==> design.v <==
`timescale 1ns / 1ps
module mat_mul #
	(
        parameter integer DIM_LOG = 2,     
        parameter integer DIM = 2**DIM_LOG,
        parameter integer SIZE = DIM*DIM,
        parameter integer SIZE_LOG = 2*DIM_LOG,
        parameter integer DATA_WIDTH = 32
    )
    (
		input wire  s00_axi_aclk,
		input wire  s00_axi_aresetn,
		output wire  s00_axis_tready,
		input wire [DATA_WIDTH-1 : 0] s00_axis_tdata,
		input wire  s00_axis_tlast,
        input wire  s00_axis_tvalid,
		output wire  m00_axis_tvalid,
        output wire [DATA_WIDTH-1 : 0] m00_axis_tdata,
        output wire [(DATA_WIDTH/8)-1 : 0] m00_axis_tstrb,
        output wire  m00_axis_tlast,
        input wire  m00_axis_tready,
        input wire sel, 
        input wire start
    );
	reg busy;               
	reg item_done;          
	reg matrix_done;        
	reg start_transfer;     
	reg transfer;           
	reg last_transfer;      
	reg mac_enable;         
    reg [DATA_WIDTH-1 : 0] mem_A [0 : SIZE-1];  
    reg [DATA_WIDTH-1 : 0] mem_B [0 : SIZE-1];  
    reg [DATA_WIDTH-1 : 0] mem_R [0 : SIZE-1];  
    reg [DATA_WIDTH-1 : 0] mat_A;    
    reg [DATA_WIDTH-1 : 0] mat_B;    
    reg [DATA_WIDTH-1 : 0] mat_R;    
    reg [SIZE_LOG-1 : 0] addr_stream_in;     
    reg [SIZE_LOG-1 : 0] addr_stream_out;    
    wire [SIZE_LOG-1 : 0] addr_A;    
    wire [SIZE_LOG-1 : 0] addr_B;    
    reg [SIZE_LOG-1 : 0] addr_R;     
    reg [DIM_LOG-1 : 0] row_cnt;     
    reg [DIM_LOG-1 : 0] col_cnt;     
    reg [DIM_LOG-1 : 0] tmp_cnt;     
    wire [DATA_WIDTH-1 : 0] mad;     
    reg [DATA_WIDTH-1 : 0] mac;      
    assign s00_axis_tready = !busy  && s00_axis_tvalid ;  
    always @ (posedge s00_axi_aclk) begin
        if (!s00_axi_aresetn || s00_axis_tlast)
            addr_stream_in <= 0;
        else if (s00_axis_tready)  
            addr_stream_in <= addr_stream_in+1 ;  
    end
    always @ (posedge s00_axi_aclk) begin 
        if (s00_axis_tvalid && !sel && s00_axis_tready)  
            mem_A [addr_stream_in] <= s00_axis_tdata;
        if (busy)  
            mat_A <= mem_A [addr_A];
    end
    always @ (posedge s00_axi_aclk) begin
        if (s00_axis_tvalid && sel && s00_axis_tready)  
            mem_B [addr_stream_in] <= s00_axis_tdata;
        if (busy)  
            mat_B <= mem_B [addr_B];
    end
    assign m00_axis_tstrb = 4'hf;    
    assign m00_axis_tdata = mat_R;   
    assign m00_axis_tlast = last_transfer;   
    assign m00_axis_tvalid =  transfer; 
    always @ (posedge s00_axi_aclk) begin
        if (!s00_axi_aresetn || matrix_done)  
            addr_stream_out <= 0;
        else if ((m00_axis_tready && transfer  || start_transfer  ))  
            addr_stream_out <=   addr_stream_out + 1;  
    end
    always @ (posedge s00_axi_aclk) begin
        if (!s00_axi_aresetn)
            start_transfer <= 0;
        else
            start_transfer <= matrix_done; 
    end
    always @ (posedge s00_axi_aclk) begin
        if (!s00_axi_aresetn || (m00_axis_tlast && m00_axis_tvalid && m00_axis_tready))  
            transfer <= 0;
        else if (start_transfer)  
            transfer <= 1; 
    end
    always @ (posedge s00_axi_aclk) begin
        if (!s00_axi_aresetn)
            last_transfer <= 0;
        else if (m00_axis_tready && transfer || start_transfer)
            last_transfer <= (addr_stream_out == SIZE-1); 
    end
    always @ (posedge s00_axi_aclk) begin
        if (item_done)  
            mem_R [addr_R] <= mad ;  
        if (m00_axis_tready && transfer || start_transfer)  
            mat_R <= mem_R [addr_stream_out];
    end
    always @ (posedge s00_axi_aclk) begin
        if (!s00_axi_aresetn || matrix_done ) 
            busy <= 0;
        else if (start )  
            busy <= 1'b1;
    end
    always @ (posedge s00_axi_aclk) begin
        if (!s00_axi_aresetn)
            item_done <= 0;
        else
            item_done <= (tmp_cnt==DIM-1 && busy) ;  
    end
    always @ (posedge s00_axi_aclk) begin
        if (!s00_axi_aresetn)
            matrix_done <= 0;
        else
            matrix_done <= (row_cnt == DIM-1) && (col_cnt == DIM-1) && (tmp_cnt==DIM-1) ;  
    end
    always @ (posedge s00_axi_aclk) begin
        if (!s00_axi_aresetn || start || tmp_cnt == DIM)  
            tmp_cnt <= 0;
        else if (busy && !matrix_done)  
            tmp_cnt <= tmp_cnt + 1;
    end
    always @ (posedge s00_axi_aclk) begin
        if (!s00_axi_aresetn || start || col_cnt==DIM)  
            col_cnt <= 0;
        else if (busy && tmp_cnt==DIM-1)  
            col_cnt <= col_cnt + 1;
    end
    always @ (posedge s00_axi_aclk) begin
        if (!s00_axi_aresetn || start || row_cnt==DIM)  
            row_cnt <= 0;
        else if (busy && col_cnt == DIM-1 && tmp_cnt==DIM-1)  
            row_cnt <= row_cnt + 1;
    end
    assign addr_A = row_cnt * (DIM) + tmp_cnt;  
    assign addr_B = tmp_cnt * (DIM) + col_cnt;
    always @ (posedge s00_axi_aclk) begin
        if (!s00_axi_aresetn || start)
            addr_R <= 0;
        else if (busy && item_done)  
            addr_R <= addr_R + 1 ;  
    end
    assign mad = mat_A * mat_B + mac;
    always @ (posedge s00_axi_aclk) begin
       if (!s00_axi_aresetn || tmp_cnt==0 )  
           mac <= 0;
       else if (mac_enable)
           mac <= mad ;  
    end
    always @ (posedge s00_axi_aclk) begin
       if (!s00_axi_aresetn)
           mac_enable <= 0;
       else if (busy)
           mac_enable <= 1;  
    end
endmodule
==> run.sh <==
#!/bin/bash
# the make line also repeats each setting of config.mk as NAME=value (left out here)
make -C /OpenROAD-flow-scripts/flow DESIGN_CONFIG=/design/flow/config.mk WORK_HOME=/design/flow/orfs CLKGATE_MAP_FILE= finish
==> config.mk <==
export PLATFORM = sky130hd
export DESIGN_NAME = mat_mul
export DESIGN_NICKNAME = mat_mul
export VERILOG_FILES = /design/flow/design.v
export SDC_FILE = /design/flow/constraint.sdc
export NUM_CORES = 4
export LEC_CHECK = 0
export CAP_MARGIN = 20
export CELL_PAD_IN_SITES_DETAIL_PLACEMENT = 0
export CELL_PAD_IN_SITES_GLOBAL_PLACEMENT = 0
export CORE_MARGIN = 2
export CORE_UTILIZATION = 72
export CTS_CLUSTER_SIZE = 31
export MAX_ROUTING_LAYER = met5
export PLACE_DENSITY = 0.37
export SETUP_SLACK_MARGIN = 1.48
export SLEW_MARGIN = 20
==> constraint.sdc <==
create_clock -name core_clock -period 5.04 [get_ports {s00_axi_aclk}]
set_input_delay 1.0080 -clock core_clock [delete_from_list [all_inputs] [get_ports {s00_axi_aclk}]]
set_output_delay 1.0080 -clock core_clock [all_outputs]
set_load 0.01 [all_outputs]
==> node_exporter_impl.prom, run 1 <==
# HELP chip_impl_metric Implementation results
# TYPE chip_impl_metric gauge
chip_impl_info{name="result_of_the_run",value="stopped before the end"} 1
chip_impl_info{name="stop_stage",value="5_1_grt"} 1
chip_impl_info{name="error",value="[ERROR DPL-0033] detailed placement checks failed during check placement."} 1
chip_impl_metric{name="pre_cts_slack",unit="ns"} -2.28
chip_impl_metric{name="synth-simple-area-share",unit="%"} 4.42
chip_impl_metric{name="cts_buf_count",unit=""} 161
chip_impl_metric{name="yosysUniqueCellTypes",unit=""} 51
chip_impl_info{name="root_buffer",value="clkbuf_16"} 1
chip_impl_metric{name="initCoreUtil",unit="%"} 72.8
chip_impl_metric{name="quantity_of_i_o_buffers_inserted_on_ports",unit=""} 73
chip_impl_metric{name="cts_num_sinks",unit=""} 1689
chip_impl_metric{name="mux_share",unit="%"} 14.0
chip_impl_info{name="post_synth_most_frequent_cells",value="1632 x edfxtp_1, 510 x inv_1, 480 x mux4_2"} 1
chip_impl_metric{name="dpl.cell_count",unit=""} 6091
chip_impl_metric{name="clock_tree.buffer_depth",unit=""} 3
chip_impl_info{name="netlist.top_cell.by_area",value="edfxtp_1"} 1
chip_impl_metric{name="die-area",unit="um2"} 113000
chip_impl_metric{name="hold_bufs_inserted_after_cts",unit=""} 0
chip_impl_metric{name="synth-warning-count",unit=""} 1
chip_impl_metric{name="edf_count",unit=""} 1632
chip_impl_metric{name="dp_hpwl",unit="mm"} 129
chip_impl_metric{name="top_cell_area_share",unit="%"} 61.6
chip_impl_metric{name="xor_share",unit="%"} 1.09
chip_impl_metric{name="dpl-instance-area",unit="um2"} 85900
chip_impl_info{name="synth-main-ff-cell",value="edfxtp_1"} 1
chip_impl_metric{name="synth-async-reset-ratio",unit="%"} 0
chip_impl_metric{name="place_congestion",unit=""} 0.902
chip_impl_metric{name="die_y",unit="um"} 336
chip_impl_metric{name="core_area",unit="um2"} 109000
chip_impl_metric{name="row_count",unit=""} 121
chip_impl_info{name="synth.top_cells.by_area",value="edfxtp_1 62%, mux4_2 14%, fa_1 11%"} 1
chip_impl_metric{name="syn_inst",unit=""} 4406
chip_impl_metric{name="ctsHtreeMaxLevel",unit=""} 4
chip_impl_metric{name="die_width",unit="um"} 336
chip_impl_metric{name="floorplan.io_pins",unit=""} 78
chip_impl_metric{name="seq_area_frac_synth",unit="%"} 63.1
chip_impl_info{name="synth.logic.top_family",value="multiplexers"} 1
chip_impl_info{name="synth_dominant_cell_count",value="edfxtp_1"} 1
chip_impl_metric{name="synth.yosys.num_cells",unit=""} 4406
chip_impl_metric{name="synth.cellmix.compoundShare",unit="%"} 0.782
chip_impl_metric{name="synth-seq-cells",unit=""} 1689
chip_impl_metric{name="adder_share",unit="%"} 13.2
chip_impl_metric{name="avgSynthCellArea",unit="um2"} 18.0
chip_impl_metric{name="synth-area-yosys",unit="um2"} 79500
chip_impl_metric{name="synthesis.area",unit="um2"} 79500
[metrics by stage]
stage	setup TNS, ns
after global placement	-664.87
after CTS	-687.63
after floorplan	-494.87
after detailed placement	-685.29
[timing repair]
item | 4_1_cts
hold endpoints to repair | 0
setup endpoints to repair | 494
gates resized | 67
pin swaps | 62
cloned | 5
buffers inserted | 27
==> run 2, diff against run 1 <==
CELL_PAD_IN_SITES_DETAIL_PLACEMENT = default   (was 0)
CELL_PAD_IN_SITES_GLOBAL_PLACEMENT = default   (was 0)
CORE_UTILIZATION = 36   (was 72)
CTS_CLUSTER_SIZE = default   (was 31)
MAX_ROUTING_LAYER = default   (was met5)
MIN_ROUTING_LAYER = met2   (was default)
PLACE_DENSITY = default   (was 0.37)
PLACE_DENSITY_LB_ADDON = 0.23   (was default)
SETUP_SLACK_MARGIN = -0.05   (was 1.48)
TNS_END_PERCENT = 15   (was default)
clock period = 7.78 ns   (was 5.04 ns; I/O delays follow)
==> run 2 against run 1 <==
The run now finishes clean. Die area up 99%. Area after synthesis unchanged. Synthesized cell count unchanged.
==> node_exporter_impl.prom, run 2 <==
# HELP chip_impl_metric Physical implementation figures
# TYPE chip_impl_metric gauge
chip_impl_info{name="critPathCaptureType",value="flop"} 1
chip_impl_metric{name="grt_first_pass_wirelength",unit="mm"} 298
chip_impl_info{name="start_kind",value="flop"} 1
chip_impl_info{name="reg2reg_end",value="mac[30]"} 1
chip_impl_metric{name="timing.max_cap.violations",unit=""} 0
chip_impl_metric{name="initCoreUtil",unit="%"} 36.2
chip_impl_info{name="critical-path-slowest-cell",value="fa_1"} 1
chip_impl_info{name="synth.top_cells.by_area",value="edfxtp_1 62%, mux4_2 14%, fa_1 11%"} 1
chip_impl_metric{name="quantity_of_i_o_buffers_inserted_on_ports",unit=""} 73
chip_impl_info{name="worst_hold_path_type",value="reg -> reg"} 1
chip_impl_metric{name="yosysUniqueCellTypes",unit=""} 51
chip_impl_metric{name="clk_latency",unit="ns"} 0.86
chip_impl_info{name="crit_path_launch",value="mat_B[1]"} 1
chip_impl_metric{name="xor_share",unit="%"} 1.09
chip_impl_metric{name="drtIter0Drc",unit=""} 6509
chip_impl_metric{name="worst-slew-pin-transition",unit="ns"} 1.14
chip_impl_info{name="worst_setup_path_endpoint",value="mac[30]"} 1
chip_impl_metric{name="adder_share",unit="%"} 13.2
chip_impl_metric{name="grt_start_max_net_pins",unit=""} 86
chip_impl_metric{name="finalWirelength",unit="mm"} 203
chip_impl_info{name="netlist.top_cell.by_area",value="edfxtp_1"} 1
chip_impl_info{name="synth_dominant_cell_count",value="edfxtp_1"} 1
chip_impl_info{name="cp_delay_by_family_top",value="adder cells"} 1
chip_impl_metric{name="synth-seq-cells",unit=""} 1689
chip_impl_metric{name="slew_viol_final",unit=""} 0
chip_impl_metric{name="synth-warning-count",unit=""} 1
chip_impl_info{name="critical-path-top-cell-by-count",value="fa_1"} 1
chip_impl_info{name="critical_path.reg2reg.startpoint",value="mat_B[1]"} 1
chip_impl_metric{name="post_route_clock_period_utilization",unit="%"} 98.2
chip_impl_metric{name="worst_hold_path.num_cells",unit=""} 2
chip_impl_metric{name="grt_usage",unit="%"} 27.1
chip_impl_metric{name="critPathMaxStageDelay",unit="ns"} 0.53
chip_impl_metric{name="floorplan.io_pins",unit=""} 78
chip_impl_metric{name="antenna_left",unit=""} 0
chip_impl_metric{name="die_y",unit="um"} 474
chip_impl_metric{name="cts_num_sinks",unit=""} 1689
chip_impl_info{name="timing.hold.worst.start",value="mac[13]"} 1
chip_impl_info{name="synth.logic.top_family",value="multiplexers"} 1
chip_impl_metric{name="place_congestion",unit=""} 0.887
chip_impl_metric{name="mux_share",unit="%"} 14.0
chip_impl_metric{name="synth-simple-area-share",unit="%"} 4.42
chip_impl_metric{name="remaining_drc_errors",unit=""} 0
chip_impl_metric{name="dp_hpwl",unit="mm"} 122
chip_impl_metric{name="detail_route.vias_per_cell",unit=""} 6.55
chip_impl_metric{name="critPathArrivalTime",unit="ns"} 8.35
chip_impl_info{name="synth-main-ff-cell",value="edfxtp_1"} 1
chip_impl_metric{name="avgSynthCellArea",unit="um2"} 18.0
chip_impl_metric{name="clkTransAtPathRegs",unit="ns"} 0.07
chip_impl_metric{name="cp_max_fo",unit=""} 17
chip_impl_metric{name="clock_tree.buffer_depth",unit=""} 3
chip_impl_metric{name="synth.cellmix.compoundShare",unit="%"} 0.782
chip_impl_metric{name="dpl.cell_count",unit=""} 7362
chip_impl_metric{name="num-fill-cells",unit=""} 19630
chip_impl_metric{name="synth.yosys.num_cells",unit=""} 4406
chip_impl_metric{name="row_count",unit=""} 172
chip_impl_metric{name="crit_buf_inv",unit=""} 7
chip_impl_metric{name="die-area",unit="um2"} 225000
chip_impl_info{name="root_buffer",value="clkbuf_16"} 1
chip_impl_info{name="result_of_the_run",value="complete, no violations"} 1
chip_impl_metric{name="grt_pass1_vias",unit=""} 61291
chip_impl_metric{name="ff2ff_path_depth",unit=""} 26
chip_impl_metric{name="seq_area_frac_synth",unit="%"} 63.1
chip_impl_info{name="timing_worst_setup_path_type",value="reg -> reg"} 1
chip_impl_metric{name="finalCriticalPeriod",unit="ns"} 7.64
chip_impl_metric{name="finish.net_count",unit=""} 5293
chip_impl_metric{name="finalHoldViolCount",unit=""} 0
chip_impl_metric{name="die_width",unit="um"} 474
chip_impl_metric{name="cts_buf_count",unit=""} 176
chip_impl_metric{name="area_growth",unit="%"} 14.5
chip_impl_metric{name="synth-area-yosys",unit="um2"} 79500
chip_impl_metric{name="ctsHtreeMaxLevel",unit=""} 4
chip_impl_metric{name="max_slew_margin",unit="%"} 23.9
chip_impl_metric{name="edf_count",unit=""} 1632
chip_impl_info{name="hold-path-endpoint",value="mac[13]"} 1
chip_impl_metric{name="synth-async-reset-ratio",unit="%"} 0
chip_impl_metric{name="ff2ff_setup_slack",unit="ns"} 0.14
chip_impl_info{name="rsz0062_at_grt",value="yes"} 1
chip_impl_metric{name="finClkSkew",unit="ns"} 0.0819
chip_impl_metric{name="syn_inst",unit=""} 4406
chip_impl_metric{name="worst-endpoint-required",unit="ns"} 8.50
chip_impl_metric{name="grt_overflow",unit=""} 0
chip_impl_info{name="post_synth_most_frequent_cells",value="1632 x edfxtp_1, 510 x inv_1, 480 x mux4_2"} 1
chip_impl_metric{name="dr_total_vias",unit=""} 50567
chip_impl_metric{name="timing.critical_path.depth",unit=""} 26
chip_impl_metric{name="timing.hold.ws",unit="ns"} 0.496
chip_impl_metric{name="synthesis.area",unit="um2"} 79500
chip_impl_metric{name="final_cells",unit=""} 7724
chip_impl_metric{name="setup-violations-final",unit=""} 0
chip_impl_metric{name="hold_bufs_inserted_after_cts",unit=""} 0
chip_impl_metric{name="openroad.warnings",unit=""} 36
chip_impl_metric{name="drt_pre_antenna_iters",unit=""} 6
chip_impl_metric{name="top_cell_area_share",unit="%"} 61.6
chip_impl_metric{name="grt_antenna_before_repair",unit=""} 0
chip_impl_info{name="tritoncts",value="done"} 1
chip_impl_metric{name="core_area",unit="um2"} 220000
chip_impl_metric{name="achievable-frequency",unit="MHz"} 131
chip_impl_metric{name="routedWlPerCell",unit="um"} 26.3
[run 2: final cells by class]
class / count / area [um2] / share of cell area [%]
Clock inverter: 104 / 920 / 1.01
Antenna cell: 29 / 72.6 / 0.0797
Clock buffer: 219 / 4610 / 5.06
Timing Repair Buffer: 309 / 2690 / 2.96
Multi-Input combinational cell: 1992 / 27100 / 29.7
Inverter: 511 / 1920 / 2.11
Tap cell: 2871 / 3590 / 3.95
Sequential cell: 1689 / 50200 / 55.1
[run 2: through the flow]
stage	worst slack [ns]	utilization (%)	setup TNS, ns	instance area [um2]
2_1_floorplan	0.322	-	0	79500
3_3_place_gp	-0.464	38.9	-13.41	85300
3_5_place_dp	-0.500	38.9	-16.36	85300
4_1_cts	-0.0459	41.4	-0.638	90800
5_1_grt	-0.0953	41.4	-1.74	91000
6_report	0.143	41.5	0	91000
[run 2: routing by layer]
layer / routed length [um] / global-route usage [%] / up-vias
met4: 9310 / 3.87 / 25
met1: 0 / - / 18229
li1: - / - / 16657
met2: 109000 / 32.8 / 14821
met5: 701 / 4.76 / -
met3: 84800 / 36.7 / 835
[run 2: repair_timing]
action                                  in CTS  in global routing
buffers inserted                             0                  6
pin swaps                                    0                  6
endpoints found under the setup margin      50                100
gates resized                                6                 15
==> run 3, diff against run 2 <==
CELL_PAD_IN_SITES_DETAIL_PLACEMENT = 0   (was default)
CELL_PAD_IN_SITES_GLOBAL_PLACEMENT = 0   (was default)
CORE_UTILIZATION = 72   (was 36)
CTS_CLUSTER_SIZE = 31   (was default)
MAX_ROUTING_LAYER = met5   (was default)
MIN_ROUTING_LAYER = default   (was met2)
PLACE_DENSITY = 0.37   (was default)
PLACE_DENSITY_LB_ADDON = default   (was 0.23)
SETUP_SLACK_MARGIN = 1.48   (was -0.05)
TNS_END_PERCENT = default   (was 15)
clock period = 7.91 ns   (was 7.78 ns; I/O delays follow)
==> run 3 against run 2 <==
Sequential share of layout area is 0.13 points higher. Final area decreased by 0.23%. Critical endpoint is now mac[31]. First-iteration DRC count up 3.7%. Global-route usage rose by 16 points. Highest routed layer unchanged. Critical path type unchanged. Area after synthesis unchanged.
==> node_exporter_impl.prom, run 3 <==
# HELP chip_impl_metric Physical implementation figures
# TYPE chip_impl_metric gauge
chip_impl_info{name="result_of_the_run",value="complete, no violations"} 1
chip_impl_metric{name="area_growth",unit="%"} 14.3
chip_impl_info{name="worst_hold_path_type",value="reg -> reg"} 1
chip_impl_metric{name="dr_total_vias",unit=""} 45359
chip_impl_metric{name="worst-endpoint-required",unit="ns"} 8.57
chip_impl_info{name="timing.hold.worst.start",value="mac[23]"} 1
chip_impl_metric{name="synth-warning-count",unit=""} 1
chip_impl_metric{name="post_route_clock_period_utilization",unit="%"} 97.1
chip_impl_metric{name="setup-violations-final",unit=""} 0
chip_impl_metric{name="timing.max_cap.violations",unit=""} 0
chip_impl_metric{name="total_negative_slack",unit="ns"} 0
chip_impl_info{name="synth.logic.top_family",value="multiplexers"} 1
chip_impl_info{name="reg2reg_end",value="mac[31]"} 1
chip_impl_metric{name="antenna_left",unit=""} 0
chip_impl_info{name="critical_path.reg2reg.startpoint",value="mat_B[0]"} 1
chip_impl_metric{name="grt_antenna_before_repair",unit=""} 19
chip_impl_metric{name="ctsHtreeMaxLevel",unit=""} 4
chip_impl_info{name="synth-main-ff-cell",value="edfxtp_1"} 1
chip_impl_metric{name="critPathArrivalTime",unit="ns"} 8.34
chip_impl_metric{name="routedWlPerCell",unit="um"} 38.3
chip_impl_metric{name="finalHoldViolCount",unit=""} 0
chip_impl_metric{name="die_y",unit="um"} 336
chip_impl_info{name="synth_dominant_cell_count",value="edfxtp_1"} 1
chip_impl_metric{name="grt_first_pass_wirelength",unit="mm"} 334
chip_impl_metric{name="ff2ff_setup_slack",unit="ns"} 0.23
chip_impl_metric{name="avgSynthCellArea",unit="um2"} 18.0
chip_impl_metric{name="synth.yosys.num_cells",unit=""} 4406
chip_impl_metric{name="num-fill-cells",unit=""} 4550
chip_impl_info{name="critical-path-slowest-cell",value="fa_1"} 1
chip_impl_metric{name="mux_share",unit="%"} 14.0
chip_impl_metric{name="row_count",unit=""} 121
chip_impl_info{name="hold-path-endpoint",value="mac[23]"} 1
chip_impl_info{name="root_buffer",value="clkbuf_16"} 1
chip_impl_metric{name="core_area",unit="um2"} 109000
chip_impl_metric{name="ff2ff_path_depth",unit=""} 29
chip_impl_metric{name="xor_share",unit="%"} 1.09
chip_impl_metric{name="grt_overflow",unit=""} 0
chip_impl_metric{name="edf_count",unit=""} 1632
chip_impl_info{name="tritoncts",value="done"} 1
chip_impl_metric{name="drtIter0Drc",unit=""} 6753
chip_impl_metric{name="clock_tree.buffer_depth",unit=""} 3
chip_impl_info{name="netlist.top_cell.by_area",value="edfxtp_1"} 1
chip_impl_metric{name="max_slew_margin",unit="%"} 19.4
chip_impl_metric{name="finish.net_count",unit=""} 5343
chip_impl_metric{name="initCoreUtil",unit="%"} 72.8
chip_impl_info{name="rsz0062_at_grt",value="yes"} 1
chip_impl_info{name="start_kind",value="flop"} 1
chip_impl_info{name="synth.top_cells.by_area",value="edfxtp_1 62%, mux4_2 14%, fa_1 11%"} 1
chip_impl_metric{name="worst-slew-pin-transition",unit="ns"} 1.21
chip_impl_metric{name="dp_hpwl",unit="mm"} 119
chip_impl_info{name="critPathCaptureType",value="flop"} 1
chip_impl_metric{name="yosysUniqueCellTypes",unit=""} 51
chip_impl_metric{name="synth-async-reset-ratio",unit="%"} 0
chip_impl_metric{name="cts_num_sinks",unit=""} 1689
chip_impl_metric{name="synthesis.area",unit="um2"} 79500
chip_impl_metric{name="grt_pass1_vias",unit=""} 46994
chip_impl_metric{name="synth-simple-area-share",unit="%"} 4.42
chip_impl_metric{name="cp_max_fo",unit=""} 6
chip_impl_metric{name="die-area",unit="um2"} 113000
chip_impl_info{name="critical-path-top-cell-by-count",value="fa_1"} 1
chip_impl_info{name="cp_delay_by_family_top",value="adder cells"} 1
chip_impl_metric{name="quantity_of_i_o_buffers_inserted_on_ports",unit=""} 73
chip_impl_metric{name="grt_start_max_net_pins",unit=""} 112
chip_impl_metric{name="synth-area-yosys",unit="um2"} 79500
chip_impl_metric{name="drt_pre_antenna_iters",unit=""} 7
chip_impl_metric{name="critPathMaxStageDelay",unit="ns"} 0.57
chip_impl_metric{name="floorplan.io_pins",unit=""} 78
chip_impl_metric{name="clkTransAtPathRegs",unit="ns"} 0.07
chip_impl_metric{name="detail_route.vias_per_cell",unit=""} 7.16
chip_impl_metric{name="finalWirelength",unit="mm"} 243
chip_impl_metric{name="synth.cellmix.compoundShare",unit="%"} 0.782
chip_impl_metric{name="finalCriticalPeriod",unit="ns"} 7.68
chip_impl_metric{name="finClkSkew",unit="ns"} 0.0657
chip_impl_metric{name="cts_buf_count",unit=""} 161
chip_impl_metric{name="slew_viol_final",unit=""} 0
chip_impl_metric{name="synth-seq-cells",unit=""} 1689
chip_impl_info{name="worst_setup_path_endpoint",value="mac[31]"} 1
chip_impl_metric{name="grt_usage",unit="%"} 42.9
chip_impl_metric{name="syn_inst",unit=""} 4406
chip_impl_metric{name="seq_area_frac_synth",unit="%"} 63.1
chip_impl_metric{name="clk_latency",unit="ns"} 0.81
chip_impl_metric{name="remaining_drc_errors",unit=""} 0
chip_impl_metric{name="top_cell_area_share",unit="%"} 61.6
chip_impl_metric{name="worst_hold_path.num_cells",unit=""} 2
chip_impl_metric{name="final_core_utilization",unit="%"} 83.2
chip_impl_metric{name="achievable-frequency",unit="MHz"} 130
chip_impl_metric{name="die_width",unit="um"} 336
chip_impl_info{name="crit_path_launch",value="mat_B[0]"} 1
chip_impl_info{name="timing_worst_setup_path_type",value="reg -> reg"} 1
chip_impl_info{name="post_synth_most_frequent_cells",value="1632 x edfxtp_1, 510 x inv_1, 480 x mux4_2"} 1
chip_impl_metric{name="timing.critical_path.depth",unit=""} 29
chip_impl_metric{name="place_congestion",unit=""} 0.886
chip_impl_metric{name="hold_bufs_inserted_after_cts",unit=""} 0
chip_impl_metric{name="adder_share",unit="%"} 13.2
chip_impl_metric{name="crit_buf_inv",unit=""} 10
chip_impl_metric{name="openroad.warnings",unit=""} 45
-- run 3: repair_timing --
action	in CTS	in global routing
endpoints found under the hold margin	0	0
buffers inserted	112	39
pin swaps	131	64
cloned	7	2
endpoints found under the setup margin	357	358
gates resized	133	67
-- run 3: metrics by stage --
stage / cell area, um2 / worst slack (ns) / instances / hold WS, ns
2_1_floorplan: 80000 / 0.941 / 4409 / 0.444
3_3_place_gp: 83100 / 0.244 / 5881 / 0.461
3_5_place_dp: 83100 / 0.125 / 5881 / 0.482
4_1_cts: 90200 / 0.580 / 6291 / 0.488
5_1_grt: 90800 / 0.0772 / 6336 / 0.551
6_report: 90800 / 0.229 / 6338 / 0.511
-- run 3: cell type report --
type                    count  area, um2  area share [%]
inverters                 511       1920            2.11
repair buffers            371       3590            3.95
multi-input cells        1995      28100            30.9
flip-flops and latches   1689      50200            55.2
well taps                1476       1850            2.03
clock buffers             204       4270            4.70
diodes                      5       12.5          0.0138
clock inverters            87        943            1.04
-- run 3: metal layers --
metal | up-vias | global-route usage [%] | part of all wire, %
met4 | 16 | 26.2 | 8.6
met3 | 1235 | 9.70 | 12
met1 | 23125 | 54.3 | 30
met2 | 4217 | 68.8 | 48
met5 | - | 0.468 | 0.070
li1 | 16766 | - | -
==> run 4, diff against run 3 <==
ABC_AREA = 1   (was default)
CAP_MARGIN = 5   (was 20)
CORE_ASPECT_RATIO = 0.65   (was default)
CORE_MARGIN = 9   (was 2)
CORE_UTILIZATION = 25   (was 72)
CTS_CLUSTER_SIZE = 68   (was 31)
GPL_ROUTABILITY_DRIVEN = 1   (was default)
MAX_ROUTING_LAYER = met4   (was met5)
MIN_ROUTING_LAYER = met1   (was default)
PLACE_DENSITY = default   (was 0.37)
SETUP_SLACK_MARGIN = -0.4   (was 1.48)
TNS_END_PERCENT = 95   (was default)
clock period = 6.35 ns   (was 7.91 ns; I/O delays follow)
==> run 4 against run 3 <==
Now fails the layout checks on negative setup slack. Via count grew 18%. Core utilization fell by 54 points. Clock skew rose by 0.029 ns. Clock-buffer cell count decreased by 7. Largest cell class unchanged.
==> node_exporter_impl.prom, run 4 <==
# HELP chip_impl_metric Physical implementation figures
# TYPE chip_impl_metric gauge
chip_impl_info{name="result_of_the_run",value="failed layout checks"} 1
chip_impl_info{name="so.violations",value="negative setup slack"} 1
chip_impl_metric{name="setup-violations-final",unit=""} 340
chip_impl_metric{name="achievable-frequency",unit="MHz"} 143
chip_impl_metric{name="hold_bufs_inserted_after_cts",unit=""} 0
chip_impl_info{name="reg2reg_end",value="mem_R[3][31]"} 1
chip_impl_metric{name="final_cells",unit=""} 11474
chip_impl_metric{name="ff2ff_path_depth",unit=""} 26
chip_impl_metric{name="critPathArrivalTime",unit="ns"} 7.49
chip_impl_metric{name="finalWirelength",unit="mm"} 232
chip_impl_metric{name="synth-simple-area-share",unit="%"} 8.62
chip_impl_metric{name="synth-warning-count",unit=""} 1
chip_impl_metric{name="area_growth",unit="%"} 17.2
chip_impl_metric{name="dp_hpwl",unit="mm"} 145
chip_impl_metric{name="grt_overflow",unit=""} 0
chip_impl_metric{name="syn_inst",unit=""} 6764
chip_impl_info{name="tritoncts",value="done"} 1
chip_impl_metric{name="xor_share",unit="%"} 0.434
chip_impl_metric{name="worst-slew-pin-transition",unit="ns"} 1.15
chip_impl_metric{name="total_negative_slack",unit="ns"} -135.13
chip_impl_info{name="synth.top_cells.by_area",value="edfxtp_1 59%, fa_1 11%, inv_1 4.1%"} 1
chip_impl_metric{name="grt_start_max_net_pins",unit=""} 209
chip_impl_metric{name="drt_pre_antenna_iters",unit=""} 5
chip_impl_info{name="critical-path-top-cell-by-count",value="fa_1"} 1
chip_impl_metric{name="die_width",unit="um"} 731
chip_impl_metric{name="finalHoldViolCount",unit=""} 0
chip_impl_info{name="critical_path.reg2reg.startpoint",value="mat_A[21]"} 1
chip_impl_metric{name="slew_viol_final",unit=""} 0
chip_impl_metric{name="adder_share",unit="%"} 12.7
chip_impl_metric{name="place_congestion",unit=""} 0.894
chip_impl_metric{name="pre_cts_slack",unit="ns"} -0.998
chip_impl_metric{name="row_count",unit=""} 169
chip_impl_metric{name="remaining_drc_errors",unit=""} 0
chip_impl_info{name="worst_hold_path_type",value="reg -> reg"} 1
chip_impl_info{name="netlist.top_cell.by_area",value="edfxtp_1"} 1
chip_impl_metric{name="clock_tree.buffer_depth",unit=""} 4
chip_impl_metric{name="synth-async-reset-ratio",unit="%"} 0
chip_impl_metric{name="dr_total_vias",unit=""} 53400
chip_impl_metric{name="quantity_of_i_o_buffers_inserted_on_ports",unit=""} 73
chip_impl_metric{name="antenna_left",unit=""} 0
chip_impl_metric{name="ctsHtreeMaxLevel",unit=""} 4
chip_impl_metric{name="synth-area-yosys",unit="um2"} 82500
chip_impl_metric{name="initCoreUtil",unit="%"} 25.2
chip_impl_metric{name="finalCriticalPeriod",unit="ns"} 6.99
chip_impl_info{name="root_buffer",value="clkbuf_16"} 1
chip_impl_metric{name="cts_num_sinks",unit=""} 1689
chip_impl_metric{name="detail_route.vias_per_cell",unit=""} 4.65
chip_impl_metric{name="grt_first_pass_wirelength",unit="mm"} 344
chip_impl_metric{name="post_route_clock_period_utilization",unit="%"} 110
chip_impl_metric{name="timing.max_cap.violations",unit=""} 0
chip_impl_metric{name="dpl.cell_count",unit=""} 11175
chip_impl_metric{name="grt_antenna_before_repair",unit=""} 13
chip_impl_metric{name="mux_share",unit="%"} 2.28
chip_impl_info{name="critical-path-slowest-cell",value="fa_2"} 1
chip_impl_metric{name="cts_buf_count",unit=""} 150
chip_impl_metric{name="clkTransAtPathRegs",unit="ns"} 0.09
chip_impl_metric{name="worst-endpoint-required",unit="ns"} 6.85
chip_impl_metric{name="grt_pass1_vias",unit=""} 53062
chip_impl_metric{name="finish.net_count",unit=""} 7613
chip_impl_metric{name="die_y",unit="um"} 481
chip_impl_metric{name="edf_count",unit=""} 1632
chip_impl_metric{name="routedWlPerCell",unit="um"} 20.2
chip_impl_metric{name="core_area",unit="um2"} 327000
chip_impl_metric{name="drtIter0Drc",unit=""} 6038
chip_impl_metric{name="cp_max_fo",unit=""} 16
chip_impl_metric{name="avgSynthCellArea",unit="um2"} 12.2
chip_impl_metric{name="clk_latency",unit="ns"} 0.83
chip_impl_info{name="timing.hold.worst.start",value="mac[0]"} 1
chip_impl_metric{name="synth.cellmix.compoundShare",unit="%"} 8.86
chip_impl_metric{name="seq_area_frac_synth",unit="%"} 60.8
chip_impl_metric{name="ff2ff_setup_slack",unit="ns"} -0.64
chip_impl_metric{name="layout_setup_ws",unit="ns"} -0.641
chip_impl_metric{name="openroad.warnings",unit=""} 61
chip_impl_info{name="cp_delay_by_family_top",value="adder cells"} 1
chip_impl_info{name="synth.logic.top_family",value="adder cells"} 1
chip_impl_metric{name="synth-seq-cells",unit=""} 1689
chip_impl_metric{name="timing.critical_path.depth",unit=""} 26
chip_impl_metric{name="grt_usage",unit="%"} 13.1
chip_impl_metric{name="synth.yosys.num_cells",unit=""} 6764
chip_impl_metric{name="finClkSkew",unit="ns"} 0.0950
chip_impl_metric{name="worst_hold_path.num_cells",unit=""} 2
chip_impl_info{name="worst_setup_path_endpoint",value="mem_R[3][31]"} 1
chip_impl_metric{name="timing.hold.ws",unit="ns"} 0.472
chip_impl_info{name="critPathCaptureType",value="flop"} 1
chip_impl_info{name="rsz0062_at_grt",value="yes"} 1
chip_impl_metric{name="yosysUniqueCellTypes",unit=""} 48
chip_impl_metric{name="crit_buf_inv",unit=""} 9
chip_impl_metric{name="critPathMaxStageDelay",unit="ns"} 0.59
chip_impl_info{name="hold-path-endpoint",value="mac[0]"} 1
chip_impl_metric{name="top_cell_area_share",unit="%"} 59.4
chip_impl_metric{name="synthesis.area",unit="um2"} 82500
chip_impl_info{name="start_kind",value="flop"} 1
chip_impl_info{name="timing_worst_setup_path_type",value="reg -> reg"} 1
chip_impl_info{name="post_synth_most_frequent_cells",value="1632 x edfxtp_1, 912 x inv_1, 840 x nand2_1"} 1
chip_impl_metric{name="floorplan.io_pins",unit=""} 78
chip_impl_info{name="crit_path_launch",value="mat_A[21]"} 1
chip_impl_metric{name="die-area",unit="um2"} 352000
chip_impl_metric{name="max_slew_margin",unit="%"} 22.9
chip_impl_info{name="synth_dominant_cell_count",value="edfxtp_1"} 1
chip_impl_info{name="synth-main-ff-cell",value="edfxtp_1"} 1
-- run 4: layout make-up --
cell class,count,area (um2)
Inverter,925,3490
Antenna cell,8,20.0
Tap cell,4360,5460
Multi-Input combinational cell,3736,28200
Fill cell,32901,231000
Sequential cell,1689,50200
Clock inverter,62,576
Timing Repair Buffer,497,4810
Clock buffer,197,3950
-- run 4: metrics by stage --
step / utilization [%] / cell area (um2)
2_1_floorplan: - / 82600
3_3_place_gp: 27.9 / 91200
3_5_place_dp: 27.9 / 91200
4_1_cts: 29.5 / 96600
5_1_grt: 29.5 / 96700
6_report: 29.5 / 96700
-- run 4: timing repair --
item	4_1_cts	5_1_grt
buffers inserted	37	1
gates resized	105	19
pin swaps	54	13
endpoints found under the setup margin	253	307
cloned	2	0
-- run 4: per-layer routing --
metal	up-vias	GRT usage (%)	share of wire, %
met1	27186	19.2	47
met5	-	-	0
met4	0	2.05	1.6
met2	2165	19.0	42
met3	285	2.65	9.4
li1	23764	-	-
==> run 5, diff against run 4 <==
CAP_MARGIN = 20   (was 5)
CELL_PAD_IN_SITES_DETAIL_PLACEMENT = default   (was 0)
CELL_PAD_IN_SITES_GLOBAL_PLACEMENT = default   (was 0)
CORE_ASPECT_RATIO = default   (was 0.65)
CORE_MARGIN = 2   (was 9)
CORE_UTILIZATION = 72   (was 25)
CTS_CLUSTER_SIZE = 43   (was 68)
GPL_ROUTABILITY_DRIVEN = default   (was 1)
MAX_ROUTING_LAYER = default   (was met4)
MIN_ROUTING_LAYER = default   (was met1)
PLACE_DENSITY_LB_ADDON = 0.13   (was default)
SETUP_SLACK_MARGIN = -0.44   (was -0.4)
TNS_END_PERCENT = default   (was 95)
clock period = 5.04 ns   (was 6.35 ns; I/O delays follow)
==> run 5 against run 4 <==
Still fails the layout checks on negative setup slack. First-iteration DRC count grew 9.5%. Core utilization rose by 52 points. Clock-buffer cell count grew 18. Synthesized cell count did not move.
==> node_exporter_impl.prom, run 5 <==
# HELP chip_impl_metric Physical implementation figures
# TYPE chip_impl_metric gauge
chip_impl_info{name="result_of_the_run",value="failed layout checks"} 1
chip_impl_info{name="so.violations",value="negative setup slack"} 1
chip_impl_info{name="critPathCaptureType",value="flop"} 1
chip_impl_metric{name="critPathArrivalTime",unit="ns"} 7.45
chip_impl_metric{name="syn_inst",unit=""} 6764
chip_impl_info{name="synth_dominant_cell_count",value="edfxtp_1"} 1
chip_impl_metric{name="synth-async-reset-ratio",unit="%"} 0
chip_impl_metric{name="hold_bufs_inserted_after_cts",unit=""} 0
chip_impl_metric{name="grt_first_pass_wirelength",unit="mm"} 321
chip_impl_metric{name="finClkSkew",unit="ns"} 0.0641
chip_impl_metric{name="num-fill-cells",unit=""} 6083
chip_impl_metric{name="finish.net_count",unit=""} 7600
chip_impl_metric{name="drtIter0Drc",unit=""} 6612
chip_impl_metric{name="finalWirelength",unit="mm"} 213
chip_impl_metric{name="design_area",unit="um2"} 93300
chip_impl_metric{name="quantity_of_i_o_buffers_inserted_on_ports",unit=""} 73
chip_impl_metric{name="setup-violations-final",unit=""} 425
chip_impl_metric{name="die_width",unit="um"} 343
chip_impl_info{name="tritoncts",value="done"} 1
chip_impl_metric{name="dp_hpwl",unit="mm"} 129
chip_impl_metric{name="grt_overflow",unit=""} 0
chip_impl_info{name="start_kind",value="flop"} 1
chip_impl_metric{name="dr_total_vias",unit=""} 54661
chip_impl_metric{name="synth-simple-area-share",unit="%"} 8.62
chip_impl_metric{name="floorplan.io_pins",unit=""} 78
chip_impl_info{name="critical-path-top-cell-by-count",value="fa_1"} 1
chip_impl_metric{name="synth.yosys.num_cells",unit=""} 6764
chip_impl_metric{name="clkTransAtPathRegs",unit="ns"} 0.07
chip_impl_metric{name="synth-warning-count",unit=""} 1
chip_impl_metric{name="worst-slew-pin-transition",unit="ns"} 1.15
chip_impl_metric{name="xor_share",unit="%"} 0.434
chip_impl_metric{name="clock_tree.buffer_depth",unit=""} 3
chip_impl_metric{name="post_route_clock_period_utilization",unit="%"} 135
chip_impl_metric{name="layout_setup_ws",unit="ns"} -1.76
chip_impl_metric{name="place_congestion",unit=""} 0.956
chip_impl_metric{name="ff2ff_path_depth",unit=""} 27
chip_impl_metric{name="worst_hold_path.num_cells",unit=""} 2
chip_impl_info{name="root_buffer",value="clkbuf_16"} 1
chip_impl_metric{name="adder_share",unit="%"} 12.7
chip_impl_metric{name="dpl-instance-area",unit="um2"} 87700
chip_impl_metric{name="remaining_drc_errors",unit=""} 0
chip_impl_metric{name="crit_buf_inv",unit=""} 11
chip_impl_metric{name="synth.cellmix.compoundShare",unit="%"} 8.86
chip_impl_metric{name="ff2ff_setup_slack",unit="ns"} -1.76
chip_impl_info{name="worst_hold_path_type",value="reg -> reg"} 1
chip_impl_metric{name="die_y",unit="um"} 343
chip_impl_metric{name="routedWlPerCell",unit="um"} 24.7
chip_impl_metric{name="cp_max_fo",unit=""} 17
chip_impl_metric{name="row_count",unit=""} 124
chip_impl_metric{name="slew_viol_final",unit=""} 0
chip_impl_metric{name="core_area",unit="um2"} 114000
chip_impl_metric{name="synthesis.area",unit="um2"} 82500
chip_impl_metric{name="critPathMaxStageDelay",unit="ns"} 0.56
chip_impl_metric{name="grt_start_max_net_pins",unit=""} 233
chip_impl_info{name="critical-path-slowest-cell",value="fa_1"} 1
chip_impl_metric{name="detail_route.vias_per_cell",unit=""} 6.33
chip_impl_metric{name="edf_count",unit=""} 1632
chip_impl_metric{name="total_negative_slack",unit="ns"} -629.06
chip_impl_metric{name="achievable-frequency",unit="MHz"} 147
chip_impl_info{name="post_synth_most_frequent_cells",value="1632 x edfxtp_1, 912 x inv_1, 840 x nand2_1"} 1
chip_impl_metric{name="timing.max_cap.violations",unit=""} 0
chip_impl_info{name="cp_delay_by_family_top",value="adder cells"} 1
chip_impl_metric{name="die-area",unit="um2"} 117000
chip_impl_info{name="critical_path.reg2reg.startpoint",value="mat_A[11]"} 1
chip_impl_info{name="timing.hold.worst.start",value="mac[0]"} 1
chip_impl_metric{name="finalCriticalPeriod",unit="ns"} 6.80
chip_impl_metric{name="synth-seq-cells",unit=""} 1689
chip_impl_info{name="timing_worst_setup_path_type",value="reg -> reg"} 1
chip_impl_metric{name="synth-area-yosys",unit="um2"} 82500
chip_impl_metric{name="cts_buf_count",unit=""} 159
chip_impl_metric{name="grt_antenna_before_repair",unit=""} 10
chip_impl_info{name="synth.logic.top_family",value="adder cells"} 1
chip_impl_info{name="synth-main-ff-cell",value="edfxtp_1"} 1
chip_impl_metric{name="finalHoldViolCount",unit=""} 0
chip_impl_info{name="reg2reg_end",value="mac[29]"} 1
chip_impl_metric{name="cts_num_sinks",unit=""} 1689
chip_impl_info{name="synth.top_cells.by_area",value="edfxtp_1 59%, fa_1 11%, inv_1 4.1%"} 1
chip_impl_info{name="worst_setup_path_endpoint",value="mac[29]"} 1
chip_impl_info{name="crit_path_launch",value="mat_A[11]"} 1
chip_impl_metric{name="initCoreUtil",unit="%"} 72.4
chip_impl_metric{name="max_slew_margin",unit="%"} 23.5
chip_impl_info{name="rsz0062_at_grt",value="yes"} 1
chip_impl_metric{name="area_growth",unit="%"} 13.0
chip_impl_metric{name="openroad.warnings",unit=""} 55
chip_impl_metric{name="mux_share",unit="%"} 2.28
chip_impl_metric{name="seq_area_frac_synth",unit="%"} 60.8
chip_impl_metric{name="clk_latency",unit="ns"} 0.77
chip_impl_info{name="hold-path-endpoint",value="mac[0]"} 1
chip_impl_metric{name="top_cell_area_share",unit="%"} 59.4
chip_impl_metric{name="timing.critical_path.depth",unit=""} 27
chip_impl_metric{name="pre_cts_slack",unit="ns"} -2.03
chip_impl_metric{name="grt_pass1_vias",unit=""} 54803
chip_impl_metric{name="ctsHtreeMaxLevel",unit=""} 4
chip_impl_metric{name="avgSynthCellArea",unit="um2"} 12.2
chip_impl_metric{name="antenna_left",unit=""} 0
chip_impl_metric{name="drt_pre_antenna_iters",unit=""} 9
chip_impl_metric{name="final_core_utilization",unit="%"} 81.8
chip_impl_metric{name="yosysUniqueCellTypes",unit=""} 48
chip_impl_info{name="netlist.top_cell.by_area",value="edfxtp_1"} 1
chip_impl_metric{name="worst-endpoint-required",unit="ns"} 5.68
chip_impl_metric{name="grt_usage",unit="%"} 36.9
run 5: cell type report:
cell class                 instances  area (um2)  share of cell area [%]
clock inverter                    73         691                   0.740
tap                             1512        1890                    2.03
sequential                      1689       50200                    53.8
inverter                         925        3490                    3.74
multi-input combinational       3735       28300                    30.4
antenna                            6        15.0                  0.0161
clock buffer                     215        4230                    4.54
timing repair buffer             476        4450                    4.77
run 5: layer usage:
| layer | track usage [%] | share of wire (%) |
|---|---|---|
| met3 | 6.88 | 11 |
| met5 | 0 | 0.029 |
| met1 | 48.9 | 35 |
| met2 | 60.0 | 48 |
| met4 | 17.8 | 5.5 |
run 5: timing repair:
action	4_1_cts	5_1_grt
setup buffers	19	2
pin swaps	56	23
setup endpoints to repair	408	408
resized	87	37
gates cloned	2	1
run 5: per-stage QoR:
step                std cells  hold slack (ns)
floorplan                6767            0.421
global placement         8318            0.454
detailed placement       8318            0.480
CTS                      8622            0.489
global route             8626            0.503
finish                   8631            0.481
==> run 6, diff against run 5 <==
ABC_AREA = default   (was 1)
CAP_MARGIN = 15   (was 20)
CORE_UTILIZATION = 40   (was 72)
CTS_CLUSTER_SIZE = default   (was 43)
GPL_TIMING_DRIVEN = 0   (was default)
PLACE_DENSITY_LB_ADDON = default   (was 0.13)
SETUP_SLACK_MARGIN = 2.42   (was -0.44)
SLEW_MARGIN = 15   (was 20)
clock period = 10.0 ns   (was 5.04 ns; I/O delays follow)
==> run 6 against run 5 <==
The run now finishes clean. Area after synthesis decreased by 3.7%. Clock-buffer cell count increased by 7. Register-to-register slack improved by 4.0 ns. Worst setup slack improved by 4.0 ns. Critical path depth increased by 1. Via count decreased by 25%. First-iteration DRC count decreased by 41%. Sequential share of layout area decreased by 0.26 points. Final area increased by 0.43%. Critical path type unchanged.
==> node_exporter_impl.prom, run 6 <==
# HELP chip_impl_metric Physical implementation figures
# TYPE chip_impl_metric gauge
chip_impl_metric{name="remaining_drc_errors",unit=""} 0
chip_impl_metric{name="grt_overflow",unit=""} 0
chip_impl_metric{name="pre_cts_slack",unit="ns"} 0.120
chip_impl_metric{name="max_slew_margin",unit="%"} 23.1
chip_impl_metric{name="clk_latency",unit="ns"} 0.82
chip_impl_metric{name="timing.max_cap.violations",unit=""} 0
chip_impl_metric{name="ctsHtreeMaxLevel",unit=""} 4
chip_impl_metric{name="drt_pre_antenna_iters",unit=""} 5
chip_impl_info{name="critical_path.reg2reg.startpoint",value="mat_B[7]"} 1
chip_impl_metric{name="clock_tree.buffer_depth",unit=""} 3
chip_impl_info{name="start_kind",value="flop"} 1
chip_impl_metric{name="yosysUniqueCellTypes",unit=""} 51
chip_impl_info{name="critical-path-slowest-cell",value="fa_1"} 1
chip_impl_info{name="timing.hold.worst.start",value="mac[26]"} 1
chip_impl_metric{name="dp_hpwl",unit="mm"} 143
chip_impl_metric{name="ff2ff_setup_slack",unit="ns"} 2.23
chip_impl_metric{name="top_cell_area_share",unit="%"} 61.6
chip_impl_metric{name="grt_first_pass_wirelength",unit="mm"} 301
chip_impl_metric{name="avgSynthCellArea",unit="um2"} 18.0
chip_impl_info{name="critPathCaptureType",value="flop"} 1
chip_impl_metric{name="edf_count",unit=""} 1632
chip_impl_metric{name="xor_share",unit="%"} 1.09
chip_impl_metric{name="detail_route.vias_per_cell",unit=""} 5.35
chip_impl_metric{name="crit_buf_inv",unit=""} 10
chip_impl_metric{name="routedWlPerCell",unit="um"} 27.3
chip_impl_metric{name="worst-slew-pin-transition",unit="ns"} 1.15
chip_impl_metric{name="finalWirelength",unit="mm"} 208
chip_impl_info{name="root_buffer",value="clkbuf_16"} 1
chip_impl_metric{name="adder_share",unit="%"} 13.2
chip_impl_metric{name="timing.critical_path.depth",unit=""} 28
chip_impl_metric{name="core_area",unit="um2"} 197000
chip_impl_metric{name="finish.net_count",unit=""} 5467
chip_impl_metric{name="synth-warning-count",unit=""} 1
chip_impl_metric{name="synth-seq-cells",unit=""} 1689
chip_impl_metric{name="finClkSkew",unit="ns"} 0.0425
chip_impl_metric{name="synth-simple-area-share",unit="%"} 4.42
chip_impl_metric{name="dpl.cell_count",unit=""} 7212
chip_impl_metric{name="worst-endpoint-required",unit="ns"} 10.51
chip_impl_metric{name="antenna_left",unit=""} 0
chip_impl_metric{name="synth-async-reset-ratio",unit="%"} 0
chip_impl_metric{name="cts_buf_count",unit=""} 173
chip_impl_metric{name="final_core_utilization",unit="%"} 47.5
chip_impl_metric{name="worst_hold_path.num_cells",unit=""} 2
chip_impl_metric{name="openroad.warnings",unit=""} 36
chip_impl_info{name="synth-main-ff-cell",value="edfxtp_1"} 1
chip_impl_metric{name="grt_usage",unit="%"} 20.7
chip_impl_metric{name="critPathArrivalTime",unit="ns"} 8.28
chip_impl_metric{name="slew_viol_final",unit=""} 0
chip_impl_info{name="post_synth_most_frequent_cells",value="1632 x edfxtp_1, 510 x inv_1, 480 x mux4_2"} 1
chip_impl_metric{name="area_growth",unit="%"} 17.8
chip_impl_metric{name="post_route_clock_period_utilization",unit="%"} 77.7
chip_impl_info{name="netlist.top_cell.by_area",value="edfxtp_1"} 1
chip_impl_info{name="timing_worst_setup_path_type",value="reg -> reg"} 1
chip_impl_metric{name="drtIter0Drc",unit=""} 3923
chip_impl_metric{name="layout_setup_ws",unit="ns"} 2.23
chip_impl_info{name="worst_hold_path_type",value="reg -> reg"} 1
chip_impl_info{name="synth.logic.top_family",value="multiplexers"} 1
chip_impl_metric{name="cts_num_sinks",unit=""} 1689
chip_impl_metric{name="grt_antenna_before_repair",unit=""} 24
chip_impl_metric{name="die_y",unit="um"} 450
chip_impl_metric{name="synth-area-yosys",unit="um2"} 79500
chip_impl_metric{name="die-area",unit="um2"} 202000
chip_impl_info{name="worst_setup_path_endpoint",value="mem_R[7][31]"} 1
chip_impl_metric{name="row_count",unit=""} 163
chip_impl_metric{name="achievable-frequency",unit="MHz"} 129
chip_impl_info{name="crit_path_launch",value="mat_B[7]"} 1
chip_impl_info{name="rsz0062_at_grt",value="yes"} 1
chip_impl_metric{name="critPathMaxStageDelay",unit="ns"} 0.55
chip_impl_info{name="hold-path-endpoint",value="mac[26]"} 1
chip_impl_metric{name="final_cells",unit=""} 7634
chip_impl_metric{name="hold_bufs_inserted_after_cts",unit=""} 0
chip_impl_metric{name="synthesis.area",unit="um2"} 79500
chip_impl_metric{name="grt_start_max_net_pins",unit=""} 59
chip_impl_metric{name="cp_max_fo",unit=""} 8
chip_impl_metric{name="synth.yosys.num_cells",unit=""} 4406
chip_impl_metric{name="quantity_of_i_o_buffers_inserted_on_ports",unit=""} 73
chip_impl_info{name="result_of_the_run",value="complete, no violations"} 1
chip_impl_metric{name="finalCriticalPeriod",unit="ns"} 7.77
chip_impl_info{name="synth_dominant_cell_count",value="edfxtp_1"} 1
chip_impl_metric{name="place_congestion",unit=""} 0.869
chip_impl_metric{name="seq_area_frac_synth",unit="%"} 63.1
chip_impl_metric{name="grt_pass1_vias",unit=""} 42700
chip_impl_metric{name="dr_total_vias",unit=""} 40848
chip_impl_metric{name="syn_inst",unit=""} 4406
chip_impl_metric{name="die_width",unit="um"} 450
chip_impl_metric{name="synth.cellmix.compoundShare",unit="%"} 0.782
chip_impl_metric{name="initCoreUtil",unit="%"} 40.3
chip_impl_info{name="cp_delay_by_family_top",value="adder cells"} 1
chip_impl_info{name="tritoncts",value="done"} 1
chip_impl_metric{name="clkTransAtPathRegs",unit="ns"} 0.06
chip_impl_info{name="reg2reg_end",value="mem_R[7][31]"} 1
chip_impl_info{name="synth.top_cells.by_area",value="edfxtp_1 62%, mux4_2 14%, fa_1 11%"} 1
chip_impl_info{name="critical-path-top-cell-by-count",value="fa_1"} 1
chip_impl_metric{name="mux_share",unit="%"} 14.0
chip_impl_metric{name="finalHoldViolCount",unit=""} 0
chip_impl_metric{name="floorplan.io_pins",unit=""} 78
chip_impl_metric{name="setup-violations-final",unit=""} 0
chip_impl_metric{name="ff2ff_path_depth",unit=""} 28
## run 6: per-layer routing
metal | GRT usage (%) | up-vias | wire length (um)
met5 | 0 | - | 83
met4 | 5.94 | 12 | 6470
met3 | 3.51 | 330 | 13800
met2 | 34.0 | 1448 | 102000
met1 | 28.5 | 21989 | 85800
li1 | - | 17069 | -
## run 6: what timing repair did
action / 4_1_cts / 5_1_grt
setup endpoints to repair: 357 / 270
setup buffers: 70 / 29
resized: 250 / 95
cloned: 1 / 4
pin swaps: 22 / 58
## run 6: final cells by class
| type | instances | area [um2] |
|---|---|---|
| Clock buffer | 222 | 4590 |
| Buffer | 217 | 1450 |
| Multi-Input combinational cell | 1993 | 27700 |
| Antenna cell | 4 | 10.0 |
| Sequential cell | 1689 | 50200 |
| Clock inverter | 90 | 917 |
| Fill cell | 16665 | 104000 |
| Tap cell | 2640 | 3300 |
| Timing Repair Buffer | 268 | 3650 |
| Inverter | 511 | 1920 |
## run 6: stage by stage
stage	setup TNS [ns]	cell area (um2)	hold slack, ns
2_1_floorplan	0	79500	0.444
6_report	0	93700	0.494
3_5_place_dp	0	86000	0.481
3_3_place_gp	-1.63	83500	0.477
5_1_grt	0	93700	0.519
4_1_cts	0	93000	0.496
